// aoc_day2
module aoc_day2 (
    input         clock,
    input         reset,
    input  [63:0] data_value,
    input         data_valid,
    output        data_ready,
    output        result_valid,
    output [63:0] result_value
);
make LEC_CHECK=0 CAP_MARGIN=15 CORE_MARGIN=2 CORE_UTILIZATION=72 CTS_CLUSTER_DIAMETER=50 CTS_CLUSTER_SIZE=30 MIN_ROUTING_LAYER=met1 PLACE_DENSITY=0.66 SETUP_SLACK_MARGIN=0.82 SLEW_MARGIN=30 TNS_END_PERCENT=95 finish   # period 3.27 ns
run.sh (not shown) runs the stock make flow with config.mk's settings and CLKGATE_MAP_FILE=.
The starting point aborted during global routing (5_1_grt) with DPL-0038.
Edit:
--- a/flow/config.mk
+++ b/flow/config.mk
@@ -8 +8 @@
-export CAP_MARGIN = 15
+export CAP_MARGIN = 20
@@ -10,2 +10,2 @@
-export CORE_UTILIZATION = 72
-export CTS_CLUSTER_DIAMETER = 50
+export CORE_UTILIZATION = 70
+export CTS_CLUSTER_DIAMETER = 356
@@ -14,2 +14 @@
-export PLACE_DENSITY = 0.66
-export SETUP_SLACK_MARGIN = 0.82
+export PLACE_DENSITY = 0.67
==> flow/constraint.sdc (replaced) <==
create_clock -name core_clock -period 2.75 [get_ports {clock}]
set_input_delay 0.5500 -clock core_clock [delete_from_list [all_inputs] [get_ports {clock}]]
set_output_delay 0.5500 -clock core_clock [all_outputs]
set_load 0.01 [all_outputs]
The changed run died in global routing (5_1_grt).
Die size grows by 2.8%.
Synthesized area stays the same.
Synthesized cell count stays the same.


## red
aoc_day2 again, from the RTL that the note above started with.
export LEC_CHECK = 0
export CAP_MARGIN = 15
export CORE_MARGIN = 2
export CORE_UTILIZATION = 72
export CTS_CLUSTER_DIAMETER = 50
export CTS_CLUSTER_SIZE = 30
export MIN_ROUTING_LAYER = met1
export PLACE_DENSITY = 0.66
export SLEW_MARGIN = 30
export TNS_END_PERCENT = 95
create_clock -name core_clock -period 3.27 [get_ports {clock}]
red went all the way through the flow, and no timing, DRC or antenna check failed.
Input changes introduced in blue (baseline for comparison: red):
Settings: swapping 72 for 28 in CORE_UTILIZATION; swapping 0.66 for 0.37 in PLACE_DENSITY; swapping 15 for 20 in CAP_MARGIN; clearing CTS_CLUSTER_DIAMETER, which used to be 50; swapping 3.27 for 2.75 in the clock period (ns, I/O delays scaled along).
## What came out
red finished every step from synthesis to the final layout, and the layout passed the timing, design-rule and antenna checks. Status blue: flow complete, layout not clean - setup timing. Diff blue..red | port buffer count | unchanged. The number of clock-tree buffers in the layout in blue was higher than what red gave. blue ends up with a minimum clock period that is 0.17 ns lower than in red. NOTE: final-layout worst hold slack in blue falls short of that of red. Measured against red, the post-route total power of blue comes out at 1.5 times the reference value. Looking at routed wire length, blue sits above red.


Starting RTL as in the previous note.
Design aoc_day2, start of the top module:
module aoc_day2 (
    input         clock,
    input         reset,
    input  [63:0] data_value,
    input         data_valid,
    output        data_ready,
    output        result_valid,
    output [63:0] result_value
);
==> flow/config.mk <==
export PLATFORM = sky130hd
export DESIGN_NAME = aoc_day2
export DESIGN_NICKNAME = aoc_day2
export VERILOG_FILES = /design/flow/design.v
export SDC_FILE = /design/flow/constraint.sdc
export NUM_CORES = 4
export LEC_CHECK = 0
export CAP_MARGIN = 20
export CORE_MARGIN = 2
export CORE_UTILIZATION = 72
export CTS_CLUSTER_SIZE = 41
export PLACE_DENSITY = 0.92
export SETUP_SLACK_MARGIN = 0.32
export SLEW_MARGIN = 20
==> flow/constraint.sdc <==
create_clock -name core_clock -period 3.22 [get_ports {clock}]
set_input_delay 0.6440 -clock core_clock [delete_from_list [all_inputs] [get_ports {clock}]]
set_output_delay 0.6440 -clock core_clock [all_outputs]
set_load 0.01 [all_outputs]
The baseline never finished: it broke off in global routing on GRT-0232.
Change:
--- a/flow/config.mk
+++ b/flow/config.mk
@@ -10,4 +10 @@
-export CORE_UTILIZATION = 72
-export CTS_CLUSTER_SIZE = 41
-export PLACE_DENSITY = 0.92
-export SETUP_SLACK_MARGIN = 0.32
+export CORE_UTILIZATION = 64
==> flow/constraint.sdc (replaced) <==
create_clock -name core_clock -period 5.62 [get_ports {clock}]
set_input_delay 1.1240 -clock core_clock [delete_from_list [all_inputs] [get_ports {clock}]]
set_output_delay 1.1240 -clock core_clock [all_outputs]
set_load 0.01 [all_outputs]
What happened: The new run finished clean; die size came out higher by 12%; area after synthesis is unchanged; synthesized cell count is unchanged.


== north ==
Starting RTL as in the previous note.
export LEC_CHECK = 0
export ABC_AREA = 0
export CAP_MARGIN = 10
export CELL_PAD_IN_SITES_DETAIL_PLACEMENT = 2
export CELL_PAD_IN_SITES_GLOBAL_PLACEMENT = 1
export CORE_ASPECT_RATIO = 1.34
export CORE_MARGIN = 10
export CORE_UTILIZATION = 58
export CTS_CLUSTER_DIAMETER = 309
export CTS_CLUSTER_SIZE = 93
export GPL_ROUTABILITY_DRIVEN = 0
export GPL_TIMING_DRIVEN = 1
export HOLD_SLACK_MARGIN = 0.28
export MAX_ROUTING_LAYER = met5
export MIN_ROUTING_LAYER = met1
export PLACE_DENSITY = 0.37
export SLEW_MARGIN = 30
export TNS_END_PERCENT = 95
create_clock -name core_clock -period 5.85 [get_ports {clock}]
north | ERROR | detailed placement
Input changes introduced in south (baseline for comparison: north):
- a deleted CELL_PAD_IN_SITES_DETAIL_PLACEMENT that had been 2
- a deleted CORE_ASPECT_RATIO that had been 1.34
- a change of CAP_MARGIN from 10 to 20
- a change of CTS_CLUSTER_SIZE from 93 to 30
- a deleted GPL_TIMING_DRIVEN that had been 1
- a change of PLACE_DENSITY from 0.37 to 0.66
- a deleted GPL_ROUTABILITY_DRIVEN that had been 0
- a deleted ABC_AREA that had been 0
- a deleted MAX_ROUTING_LAYER that had been met5
- a change of CORE_UTILIZATION from 58 to 72
- a change of CTS_CLUSTER_DIAMETER from 309 to 50
- a change of CORE_MARGIN from 10 to 2
- a deleted CELL_PAD_IN_SITES_GLOBAL_PLACEMENT that had been 1
- a deleted HOLD_SLACK_MARGIN that had been 0.28
- a change of the clock period (ns, I/O delays scaled along) from 5.85 to 3.01
--- outcome ---
- In south the implementation ran to completion but is not tape-out ready, as the final checks report negative setup slack.
- Seen in the log of north: DPL-0033 during detailed placement, after which the run never completed.
- south: floorplan utilization is 15 points higher than what north reported.
- Compared to north, south has die outline area 15000 µm² lower.
- Delta (south minus north): core box area -20%, netlist area before placement ~0 delta.
Inputs modified between south and east:
- swapping 30 for 20 in SLEW_MARGIN
- clearing TNS_END_PERCENT, which used to be 95
- swapping 50 for 62 in CTS_CLUSTER_DIAMETER
- clearing MIN_ROUTING_LAYER, which used to be met1
- clearing CTS_CLUSTER_SIZE, which used to be 30
- swapping 3.01 for 4.78 in the clock period (ns, I/O delays scaled along)
Findings:
- east: no failed stages, no open violations at the end
- east: required arrival time at the worst endpoint higher than south
- The higher routed wire length of east and south is in south.
- east ends up with a average wire per cell in the routed design that is about 20% lower than in south.
- For east, the startpoint of the worst setup timing path was aoc.range_counter[9], unlike south, where it was aoc.range[9].
- Final core utilization is higher on south
- From south to east the numbers moved as follows: via count went down by 14%; portion of total power attributed to combinational logic went down; total power fell about 47%; power dissipated in sequential cells lower; chip area line of the yosys report barely changed.
For west, these inputs were changed with respect to east:
- CORE_UTILIZATION changed from 72 to 68
- CTS_CLUSTER_SIZE newly set to 41
- PLACE_DENSITY removed (was 0.66)
- CTS_CLUSTER_DIAMETER removed (was 62)
- the clock period (ns, I/O delays scaled along) changed from 4.78 to 3.22
Results
[compare] base=east new=west: global-route usage over all layers fell by 0.50 points, wire length of the first global-routing pass now sits higher. Lower cell area after layout was reported by east, not west. Count of clock buffers in the final design | west below east. Taking east over west, the power dissipated in the clock network ratio works out to 0.68.
Power is estimated from default activity; no workload was simulated.
